==> trial 29: inputs <==
==> flow/design.v (excerpt) <==
module BreakoutControl(clk_50, strt, rst, L, R, tick, color, pix_x, pix_y, ball_x, ball_y, pad_x, bricks, win, lose);
Settings: LEC_CHECK=0, ABC_AREA=0, CAP_MARGIN=30, CORE_MARGIN=2, CORE_UTILIZATION=40, SLEW_MARGIN=15, TNS_END_PERCENT=5; clock period 10.0 ns.
run.sh (not shown) runs the stock make flow with config.mk's settings and CLKGATE_MAP_FILE=.
==> trial 89 (differences from trial 29) <==
Settings changed: ABC_AREA 0 to 1, CAP_MARGIN 30 to 20, SLEW_MARGIN 15 to 20, TNS_END_PERCENT 5 to 30.
==> flow/constraint.sdc (replaced) <==
create_clock -name core_clock -period 4.69 [get_ports {clk_50}]
set_input_delay 0.9380 -clock core_clock [delete_from_list [all_inputs] [get_ports {clk_50}]]
set_output_delay 0.9380 -clock core_clock [all_outputs]
set_load 0.01 [all_outputs]
==> trial 6 (differences from trial 29) <==
Settings changed: ABC_AREA 0 to default, CAP_MARGIN 30 to 10, CORE_UTILIZATION 40 to 55, CTS_CLUSTER_SIZE from default to 41, GPL_ROUTABILITY_DRIVEN from default to 0, MAX_ROUTING_LAYER from default to met5, PLACE_DENSITY_LB_ADDON from default to 0.04, SETUP_SLACK_MARGIN from default to 0.48, SLEW_MARGIN 15 to 20, TNS_END_PERCENT 5 to default.
==> flow/constraint.sdc (replaced) <==
create_clock -name core_clock -period 2.94 [get_ports {clk_50}]
set_input_delay 0.5880 -clock core_clock [delete_from_list [all_inputs] [get_ports {clk_50}]]
set_output_delay 0.5880 -clock core_clock [all_outputs]
set_load 0.01 [all_outputs]
==> results.yml <==
# synthesis and place-and-route metrics
routing:
  drt-pass1-iter-count: 5
outcome:
  outcome: "finished clean"
placed_design:
  dp_cells: 3134
layout:
  utilization: 0.4479
final_timing:
  setup_ws_ns: 1.133
  layout_worst_path_cycle_share: 0.7584
critical_path:
  r2r-end: "dis.S[6]"
die:
  fp-row-count: 78
the above is filed under trial 89

==> results.yml <==
# synthesis and place-and-route metrics
placed_design:
  dp_cells: 2562
critical_path:
  r2r-end: "dis.S[3]"
routing:
  drt-pass1-iter-count: 5
outcome:
  outcome: "finished clean"
the above is filed under trial 29

==> results.yml <==
# synthesis and place-and-route metrics
outcome:
  violations: "setup timing"
  outcome: "failed layout checks"
placed_design:
  dp_cells: 2623
final_timing:
  setup_ws_ns: -0.4944
  finalSetupViolations: 21
layout:
  utilization: 0.7367
the above is filed under trial 6



==> inputs of trial 50 <==
BreakoutControl again, from the RTL that the note above started with.
Settings: LEC_CHECK=0, CAP_MARGIN=5, CORE_MARGIN=2, CORE_UTILIZATION=52, CTS_CLUSTER_DIAMETER=61, CTS_CLUSTER_SIZE=41, GPL_ROUTABILITY_DRIVEN=1, MAX_ROUTING_LAYER=met5, PLACE_DENSITY_LB_ADDON=0.04, SLEW_MARGIN=20; clock period 2.94 ns.
==> trial 76: changes against trial 50 <==
ABC_AREA = 1   (was unset)
CAP_MARGIN = 20   (was 5)
CORE_UTILIZATION = 40   (was 52)
CTS_CLUSTER_DIAMETER = unset   (was 61)
CTS_CLUSTER_SIZE = unset   (was 41)
GPL_ROUTABILITY_DRIVEN = unset   (was 1)
MAX_ROUTING_LAYER = unset   (was met5)
PLACE_DENSITY_LB_ADDON = unset   (was 0.04)
SLEW_MARGIN = 15   (was 20)
==> flow/constraint.sdc (replaced) <==
create_clock -name core_clock -period 10.0 [get_ports {clk_50}]
set_input_delay 2.0000 -clock core_clock [delete_from_list [all_inputs] [get_ports {clk_50}]]
set_output_delay 2.0000 -clock core_clock [all_outputs]
set_load 0.01 [all_outputs]
==> build 51: changes against trial 50 <==
ABC_AREA = 1   (was unset)
CAP_MARGIN = 20   (was 5)
CORE_UTILIZATION = 72   (was 52)
CTS_CLUSTER_DIAMETER = 91   (was 61)
CTS_CLUSTER_SIZE = 25   (was 41)
GPL_ROUTABILITY_DRIVEN = unset   (was 1)
MAX_ROUTING_LAYER = unset   (was met5)
PLACE_DENSITY_LB_ADDON = 0.26   (was 0.04)
SETUP_SLACK_MARGIN = 0.83   (was unset)
TNS_END_PERCENT = 5   (was unset)
==> flow/constraint.sdc (replaced) <==
create_clock -name core_clock -period 3.14 [get_ports {clk_50}]
set_input_delay 0.6280 -clock core_clock [delete_from_list [all_inputs] [get_ports {clk_50}]]
set_output_delay 0.6280 -clock core_clock [all_outputs]
set_load 0.01 [all_outputs]
==> results <==
| metric | build 51 | trial 50 | trial 76 |
|---|---|---|---|
| Post-CTS setup repair buffer count | 20 | 14 | 0 |
| Post-detailed-placement half-perimeter wirelength | 44.1 mm | 42.6 mm | 44.7 mm |
| Mean area per synthesized cell | 7.22 µm² | 8.57 µm² | 7.22 µm² |
| Area used by multi-input combinational logic | 0.0109 mm² | 0.0110 mm² | 0.0106 mm² |
| Die area | 0.0269 mm² | 0.0348 mm² | 0.0478 mm² |
| Final estimated routing congestion in global placement | 1.08 | 0.971 | 0.971 |
| Wire length of the first global-routing pass | 93.4 mm | 90.1 mm | 94.6 mm |
| RSZ-0062 raised after global routing | true | true | false |
| Number of well-tap cells placed | 330 | 442 | 600 |
| Outcome | failed layout checks | failed layout checks | finished clean |
| Layout check failures | setup timing | setup timing | - |
| Fraction of area in registers | 0.288 | 0.274 | 0.292 |
| Standard-cell rows | 58 | 66 | 78 |
| Finished Cell Area | 0.0206 mm² | 0.0216 mm² | 0.0203 mm² |
| Proportion of cell area occupied by multi-input gates | 0.530 | 0.509 | 0.523 |
| Min-Delay Path Class | input pin to async pin | input pin to register | register to register |
| Via density per instance | 6.41 | 6.15 | 5.48 |
| Number of cells on the critical path | 18 | 15 | 1 |
